## amber
==> flow/design.v (excerpt) <==
module calc_logic(
   input clk,
   input rst,
   input [4:0] keycode,
   input newkey,
   output [15:0] Xdisplay,
   output LED_NEG_digit,
   output LED_OVW
   );
   localparam[4:0] KEY_CE = 5'b01100,
                   KEY_CA = 5'b00100,
                   KEY_MULTI = 5'b01001,
                   KEY_SUB = 5'b01010,
                   KEY_ADD = 5'b01011,
                   KEY_SQR = 5'b00001,
                   KEY_CH_SIGN = 5'b00010,
                   KEY_EQUALS = 5'b00011;
   reg signed [17:0] X, nextX, Y, nextY, ANS;
   reg [1:0] OP, nextOP;
   wire ADD = (OP == KEY_ADD [1:0]);
   wire SUB = (OP == KEY_SUB [1:0]);
   wire MULTI = (OP == KEY_MULTI [1:0]);        
   wire OP_T2 = (newkey && (keycode[4:2] == 3'b010) );
   wire CA = (newkey && (keycode == KEY_CA) );             
   wire CE = (newkey && (keycode == KEY_CE) );
   wire digit = (newkey && (keycode[4] == 1'b1) );
   wire EQUALS = (newkey && (keycode == KEY_EQUALS) );
   wire SQR = (newkey && (keycode == KEY_SQR) );
   wire CH_SIGN = (newkey && (keycode == KEY_CH_SIGN) );
   wire [6:0] CONTROL = {CE, CA, OP_T2, digit, EQUALS, SQR, CH_SIGN};  
   wire signed [17:0] ANS_ADD, ANS_MULTI, ANS_SUB, ANS_SQR, ANS_CH_SIGN;
   assign ANS_ADD = X+Y;
   assign ANS_SUB = Y-X;
   assign ANS_MULTI = X*Y;
   assign ANS_SQR = X*X;
   assign ANS_CH_SIGN = X*-1;  
   assign LED_OVW = X[16]; 
   assign Xdisplay = X[15:0];
   assign LED_NEG_digit = X[17];  
   always @ (ADD, MULTI, SUB, ANS_ADD, ANS_MULTI, ANS_SUB, X)
       case({ADD, SUB, MULTI})
           3'b100: ANS = ANS_ADD;
           3'b010: ANS = ANS_SUB;
           3'b001: ANS = ANS_MULTI;
           default: ANS = X;
       endcase   
   always @ (CONTROL, X, keycode, ANS, ANS_SQR, ANS_CH_SIGN)
       casez(CONTROL)
           7'b1000000: nextX = 18'b0;
           7'b?1?????: nextX = 18'b0;
           7'b0010000: nextX = 18'b0;
           7'b0001000: nextX = {X[12:0], keycode[3:0]};  
           7'b0000100: nextX = ANS;
           7'b0000010: nextX = ANS_SQR;
           7'b0000001: nextX = ANS_CH_SIGN;
           default: nextX = X;
       endcase
   always @ (posedge clk or posedge rst)
   begin
       if(rst) X <= 18'b0;
       else X <= nextX;
   end
   always @ (OP_T2, CA, Y, X)
       case({OP_T2, CA})
           2'b00: nextY = Y;
           2'b10: nextY = X;
  ...
Settings: LEC_CHECK=0, CAP_MARGIN=20, CORE_MARGIN=2, CORE_UTILIZATION=72, PLACE_DENSITY_LB_ADDON=0.0, SLEW_MARGIN=20; clock period 5.53 ns.
run.sh (not shown) runs the stock make flow with config.mk's settings and CLKGATE_MAP_FILE=.
The flow for amber finished, though final verification flagged negative setup slack.
## Diff of input files: nickel against amber
- an added CORE_ASPECT_RATIO of 0.55
- a deleted PLACE_DENSITY_LB_ADDON that had been 0.0
- a change of the clock period (ns, I/O delays scaled along) from 5.53 to 8.0
==> results <==
- Measured against nickel, the number of nets in the finished design of amber comes out at 1.10 times the reference value.
- Changes observed in nickel relative to amber: sequential cell count roughly the same; via count of the first global-routing pass went down by 1893; area added between synthesis and finish dropped 14 points; post-layout period usage of the worst path went down by 30 points; wire length lost about 15%.
- Compared with amber, nickel shows a lower cell row count.
- Cell area ended up 12% lower on nickel than on amber.
- Comparing amber and nickel, the lower final worst setup slack was measured on amber.
- nickel reached the end of the flow, and the finished layout is clean on the timing, design-rule and antenna checks.
- NOTE global-route wire length before repair amber->nickel decreased by more than 10%
Relative to nickel, the following input files were edited for juniper:
- CORE_MARGIN changed from 2 to 4
- CELL_PAD_IN_SITES_GLOBAL_PLACEMENT newly set to 1
- SETUP_SLACK_MARGIN newly set to 2.19
- ABC_AREA newly set to 1
- CORE_UTILIZATION changed from 72 to 28
- CTS_CLUSTER_DIAMETER newly set to 264
==> comparison <==
The lower portion of the clock cycle consumed by the worst path in the final layout came out of juniper.
Looking at clock share of power, juniper sits 5.6 points lower than nickel does.
The lower share of total power consumed by net switching came out of nickel.
Summary of juniper over nickel: required time at the endpoint of the critical path now sits at about the same level; combinational group share of total power went up by 11 points; number of standard cells after synthesis now sits higher.
Of juniper and nickel, the higher critical path depth belongs to juniper.
juniper ran to completion and came out clean on the timing, design-rule and antenna checks.
Hold slack on juniper is up relative to nickel.
Compared to nickel, the routing of juniper uses more wire.
Input changes introduced in pepper (baseline for comparison: juniper):
- CORE_ASPECT_RATIO no longer set, was 0.55
- SETUP_SLACK_MARGIN now -0.77, was 2.19
- CORE_MARGIN now 2, was 4
- PLACE_DENSITY now 0.35, previously not set
- ABC_AREA no longer set, was 1
- CTS_CLUSTER_SIZE now 92, previously not set
- CELL_PAD_IN_SITES_GLOBAL_PLACEMENT no longer set, was 1
- CORE_UTILIZATION now 50, was 28
- CTS_CLUSTER_DIAMETER now 385, was 264
Findings:
Summary: with juniper as the reference, filler cell count in the final layout in pepper moved down by more than half.
Clock group share of total power: lower on juniper
Diff pepper and juniper: routed wire length higher in juniper
In the reports for pepper and juniper, the smaller core utilization belongs to juniper.
The number of buffers inserted to repair setup after CTS of pepper is lower than that of juniper.
Sequential portion of the cell area: pepper > juniper
No activity file was given, so power comes from the tool's default toggle rates.
